## FPA_final
module FPA_final (
input clk,
input rst,
input [31 : 0] in1,
input [31 : 0] in2,
output [31 : 0] OUT
);
For scale: ~2,800 cells after synthesis, roughly 98 I/O pins.
Settings: LEC_CHECK=0, ABC_AREA=1, CAP_MARGIN=20, CORE_ASPECT_RATIO=0.5, CORE_MARGIN=2, CORE_UTILIZATION=61, CTS_CLUSTER_DIAMETER=348, CTS_CLUSTER_SIZE=99, SETUP_SLACK_MARGIN=-0.28, SLEW_MARGIN=20, TNS_END_PERCENT=20; clock period 22.0 ns.
run.sh (not shown) runs the stock make flow with config.mk's settings and CLKGATE_MAP_FILE=.
The starting point went through all stages and came out clean.
Next try:
ABC_AREA = default   (was 1)
CORE_ASPECT_RATIO = default   (was 0.5)
CORE_UTILIZATION = 40   (was 61)
CTS_CLUSTER_DIAMETER = default   (was 348)
CTS_CLUSTER_SIZE = 35   (was 99)
GPL_TIMING_DRIVEN = 0   (was default)
MIN_ROUTING_LAYER = met2   (was default)
SETUP_SLACK_MARGIN = default   (was -0.28)
SLEW_MARGIN = 15   (was 20)
TNS_END_PERCENT = default   (was 20)
The new run failed in global routing (5_1_grt).
Synthesized cell count went down by 16%.
Synthesized area went up by 2.7%.
Die size went up by 55%.
Next try:
CORE_UTILIZATION = 58   (was 40)
CTS_CLUSTER_SIZE = default   (was 35)
GPL_TIMING_DRIVEN = default   (was 0)
MIN_ROUTING_LAYER = default   (was met2)
SLEW_MARGIN = 20   (was 15)
clock period = 11.6 ns   (was 22.0 ns; I/O delays follow)
Outcome:
- The new run never finished: it broke off in global routing (5_1_grt)
- die size drops by a quarter to a third
- synthesized cell count stays the same
- area after synthesis is unchanged

========
FPA_final again, from the RTL that the note above started with.
clock: 23.6 ns
lec_check: 0
abc_area: 0
cap_margin: 20
cell_pad_in_sites_detail_placement: 1
cell_pad_in_sites_global_placement: 1
core_aspect_ratio: 0.84
core_margin: 2
core_utilization: 16
cts_cluster_diameter: 307
gpl_timing_driven: 1
place_density_lb_addon: 0.09
setup_slack_margin: -0.92
slew_margin: 20
tns_end_percent: 70
Then changed:
ABC_AREA = default   (was 0)
CELL_PAD_IN_SITES_DETAIL_PLACEMENT = default   (was 1)
CELL_PAD_IN_SITES_GLOBAL_PLACEMENT = default   (was 1)
CORE_ASPECT_RATIO = default   (was 0.84)
CORE_UTILIZATION = 65   (was 16)
CTS_CLUSTER_DIAMETER = default   (was 307)
CTS_CLUSTER_SIZE = 44   (was default)
GPL_TIMING_DRIVEN = default   (was 1)
PLACE_DENSITY_LB_ADDON = default   (was 0.09)
SETUP_SLACK_MARGIN = 3.25   (was -0.92)
TNS_END_PERCENT = default   (was 70)
clock period = 11.6 ns   (was 23.6 ns; I/O delays follow)
Outcome: This time the run aborted during global routing (5_1_grt). Die size fell by well over a third. Synthesized area is unchanged. Synthesized cell count does not change.
Then changed:
ABC_AREA = 1   (was default)
CORE_UTILIZATION = 64   (was 65)
CTS_CLUSTER_SIZE = default   (was 44)
SETUP_SLACK_MARGIN = default   (was 3.25)
TNS_END_PERCENT = 15   (was default)
clock period = 13.8 ns   (was 11.6 ns; I/O delays follow)
Effect: The new run died in global routing (5_1_grt). Area after synthesis goes down by a few percent. Synthesized cell count goes up by about a fifth. Die area goes down slightly.
Then changed:
ABC_AREA = default   (was 1)
CORE_UTILIZATION = 59   (was 64)
TNS_END_PERCENT = default   (was 15)
clock period = 11.2 ns   (was 13.8 ns; I/O delays follow)
The changed run failed in global routing (5_1_grt) with GRT-0232.
Area after synthesis rises by 2.7%.
Die size rises by 11%.
Synthesized cell count falls by 16%.
Then changed:
CORE_UTILIZATION = 64   (was 59)
HOLD_SLACK_MARGIN = -0.09   (was default)
TNS_END_PERCENT = 5   (was default)
clock period = 15.3 ns   (was 11.2 ns; I/O delays follow)
Result:
- This time the run finished with negative setup slack left
- area after synthesis stays the same
- die size drops by 7.6%
- synthesized cell count is unchanged
Then changed:
CORE_MARGIN = 9   (was 2)
CORE_UTILIZATION = 40   (was 64)
GPL_TIMING_DRIVEN = 0   (was default)
HOLD_SLACK_MARGIN = default   (was -0.09)
TNS_END_PERCENT = default   (was 5)
clock period = 22.0 ns   (was 15.3 ns; I/O delays follow)
Now the flow completed without violations.
Routed wire length increases by about a fifth.
Synthesized cell count stays the same.
Non-clock buffer count falls by 56.
Count of clock-buffer cells in the layout falls by 2.
Cell count goes up by a few percent.
Fmax decreases by a quarter to a third.
Register-to-register slack gains 1500 ps.
